## v46
==> flow/design.v (excerpt) <==
module seq_mult(d, done, clk, a, b, go, reset);
  parameter n=32, log2n=5;
  output [2*n-1:0] d;
  output reg done;
	input clk;
	input [n-1:0] a, b;
	input go, reset;
	reg c;
	reg [n-1:0] p, q, m;
	reg [log2n:0]count;
	reg [n:0] sum;
	reg [log2n:0] count_n;
	always @(posedge clk, posedge reset)
		if(reset == 1) begin
			done <= 0;
		end
    else if(reset == 0) begin
			if(go) begin
				c <= 0;
        p <= 0;
				q <= a;
				m <= b;
				done <= 0;
				count <= n;
      end
			else if (!done) begin
				if (q[0] == 0) begin
					sum = 0 + p; 
				end
				else begin
					sum = m + p; 
				end
				{c,p,q} <= {sum,q} >> 1;
				count_n = count - 1;
				count <= count_n;
				if (count_n == 0) begin
					done <= 1;
				end
			end
		end
	assign d = {p,q};
endmodule
For scale: roughly 870 cells after synthesis, about 100 flip-flops, ~130 I/O pins.
export LEC_CHECK = 0
export ABC_AREA = 1
export CAP_MARGIN = 10
export CELL_PAD_IN_SITES_DETAIL_PLACEMENT = 2
export CELL_PAD_IN_SITES_GLOBAL_PLACEMENT = 3
export CORE_MARGIN = 2
export CORE_UTILIZATION = 20
export CTS_CLUSTER_DIAMETER = 27
export GPL_TIMING_DRIVEN = 1
export MAX_ROUTING_LAYER = met5
export MIN_ROUTING_LAYER = met1
export PLACE_DENSITY_LB_ADDON = 0.19
export SETUP_SLACK_MARGIN = 0.63
export SLEW_MARGIN = 0
export TNS_END_PERCENT = 65
create_clock -name core_clock -period 3.35 [get_ports {clk}]
run.sh (not shown) runs the stock make flow with config.mk's settings and CLKGATE_MAP_FILE=.
Inputs modified between v46 and v44:
Settings: a change of SLEW_MARGIN from 0 to 20; a deleted MAX_ROUTING_LAYER that had been met5; a deleted ABC_AREA that had been 1; a deleted PLACE_DENSITY_LB_ADDON that had been 0.19; a deleted CELL_PAD_IN_SITES_GLOBAL_PLACEMENT that had been 3; a change of SETUP_SLACK_MARGIN from 0.63 to 0.44; a deleted TNS_END_PERCENT that had been 65; a deleted MIN_ROUTING_LAYER that had been met1; a deleted CTS_CLUSTER_DIAMETER that had been 27; a change of CORE_UTILIZATION from 20 to 53; a deleted CELL_PAD_IN_SITES_DETAIL_PLACEMENT that had been 2; a change of CAP_MARGIN from 10 to 20; a deleted GPL_TIMING_DRIVEN that had been 1; a change of the clock period (ns, I/O delays scaled along) from 3.35 to 2.23.
### Flow results
Number of instances resized during post-cts repair | v44 above v46
Every stage of v44 finished as expected; the final checks, on the other hand, flagged negative setup slack, which means the layout fails.
For the sequential share of layout area, v44 came in 2.2 points lower than v46 did.
Diff v46 -> v44: synthesized cell count has decreased; time the worst path needs with I/O delays and setup has increased.
--- input diff v44..v33 ---
Settings: a deleted SETUP_SLACK_MARGIN that had been 0.44; an added PLACE_DENSITY of 0.6; a change of CORE_UTILIZATION from 53 to 45; a change of the clock period (ns, I/O delays scaled along) from 2.23 to 1.89.
Results
- Looking at required time reported for the critical path endpoint across v33 and v44, the one that comes out lower is v33.
- Compared to v44, v33 has placer congestion estimate about 10% lower.
- Between v33 and v44, the met3 track utilization from global routing is higher for v44.
- On depth of the critical timing path with buffers and inverters included: v33 sits below v44.
- On total I/O pin count, v44 tracks v33 almost exactly.
- Of v33 and v44, the run reporting the higher number of global-route vias before repair was v44.
- v33 leaves less setup margin than v44.
- Going from v44 to v33, post-layout minimum cycle time grows by 0.046 ns.
- The flow for v33 finished, though final verification flagged negative setup slack.
- Re tally of clock buffers in the finished layout: v33 and v44 aren't equal, and the lower value belongs to v44.
The following lists how v49 was set up differently from v33:
Settings: CORE_UTILIZATION: 45 -> 40; the clock period (ns, I/O delays scaled along): 1.89 -> 3.3.
### Flow results
The final layout from v49, which completed every stage, passed the timing, design-rule and antenna checks at the end of the flow.
Changes observed in v49 relative to v33: utilization moved down, worst-case setup margin in the final layout moved up, first-iteration DRC count moved down, met2 wire length moved down.
Input-level comparison between v34 and v49:
Settings: SETUP_SLACK_MARGIN: unset -> 0.93; CTS_CLUSTER_SIZE: unset -> 98; CTS_CLUSTER_DIAMETER: unset -> 356; CORE_UTILIZATION: 40 -> 44; TNS_END_PERCENT: unset -> 5; CORE_ASPECT_RATIO: unset -> 0.5.
## What came out
- v34: clock-buffer cell count lower than v49
- Diff v49 -> v34: overall power increased by 3.3% relative to the old numbers, headroom to the max-slew limit decreased by 1.4 points relative to the old numbers, growth of design area from synthesis to finish increased by 4.2 points relative to the old numbers, via count increased by 105 relative to the old numbers.
- v34 — static leakage about 1.8% higher, v49 as reference
- Going from v49 to v34, global-route wire length before repair grew slightly.
The following lists how v20 was set up differently from v34:
Settings: removing SETUP_SLACK_MARGIN (formerly 0.93); changing CORE_UTILIZATION from 44 to 56.
Results
- v20 closes out successfully: all stages finished, all timing, DRC and antenna checks passed.
- v20 vs v34, depth of the worst register-to-register path went up by 1.
- Comparing v34 and v20, the lower number of non-clock buffers is on v20.
- The power spent charging and discharging nets of v20 falls short of that of v34 by 5.5%.
- Summary of v20 over v34: placer's final routability congestion estimate +about 0.65%, total power went down by 3.0%, horizontal die size decreased 19 um.

seq_mult again, from the RTL that the note above started with.
export LEC_CHECK = 0
export CAP_MARGIN = 20
export CORE_MARGIN = 2
export CORE_UTILIZATION = 66
export SETUP_SLACK_MARGIN = -0.16
export SLEW_MARGIN = 20
create_clock -name core_clock -period 2.64 [get_ports {clk}]
The starting point completed, yet does not pass: negative setup slack.
==> next run, changes <==
Settings changed: CTS_CLUSTER_SIZE set to 38, HOLD_SLACK_MARGIN set to -0.09, PLACE_DENSITY set to 0.6, SETUP_SLACK_MARGIN -0.16 to unset.
Clock period 2.64 ns to 2.77 ns, I/O delays scaled along.
The new run finished but fails on negative setup slack.
Utilization is lower by 2.3 points.
Clock-buffer cell count is lower by 1.
Setup slack improved by 0.27 ns.
Global-route usage is lower by 4.6 points.
First-iteration DRC count is lower by well over a third.
Clock skew is lower by 0.0042 ns.
Clock power is lower by a little under a tenth.
Final cell count is lower by a few percent.
Critical path depth stays the same.
Synthesized area is unchanged.
==> next run, changes <==
Settings changed: CTS_CLUSTER_DIAMETER set to 36, CTS_CLUSTER_SIZE 38 to unset, HOLD_SLACK_MARGIN -0.09 to unset, PLACE_DENSITY 0.6 to unset, SETUP_SLACK_MARGIN set to -0.24.
Clock period 2.77 ns to 2.41 ns, I/O delays scaled along.
=> With this change the flow failed in 4_1_cts. Die size does not change. Area after synthesis does not change. Synthesized cell count is unchanged.
==> next run, changes <==
Settings changed: CORE_UTILIZATION 66 to 70, CTS_CLUSTER_DIAMETER 36 to unset, CTS_CLUSTER_SIZE set to 24, SETUP_SLACK_MARGIN -0.24 to unset.
Clock period 2.41 ns to 2.3 ns, I/O delays scaled along.
Now the flow aborted during 3_5_place_dp (DPL-0033).
Area after synthesis is unchanged.
Synthesized cell count stays the same.
Die size shrinks by 5.5%.
==> next run, changes <==
Settings changed: ABC_AREA set to 1, CORE_UTILIZATION 70 to 66, CTS_CLUSTER_SIZE 24 to unset, PLACE_DENSITY_LB_ADDON set to 0.01.
Clock period 2.3 ns to 2.36 ns, I/O delays scaled along.
This time the run finished but fails on negative setup slack.
Die size goes up by 18%.
Area after synthesis grows by 12%.
Synthesized cell count increases by 76%.
==> next run, changes <==
Settings changed: ABC_AREA 1 to unset, CORE_UTILIZATION 66 to 40, PLACE_DENSITY set to 0.6, PLACE_DENSITY_LB_ADDON 0.01 to unset.
Clock period 2.36 ns to 2.19 ns, I/O delays scaled along.
The changed run finished with negative setup slack left.
Setup slack loses 0.50 ns.
Power climbs by about 18%.
Design area rises by about 8%.
Clock power grows by 30%.
Synthesized cell count shrinks by 43%.
Non-clock buffer count rises by 132.
Die area is higher by about 45%.
Via count decreases by 24%.
Power and IR drop assume default switching activity.
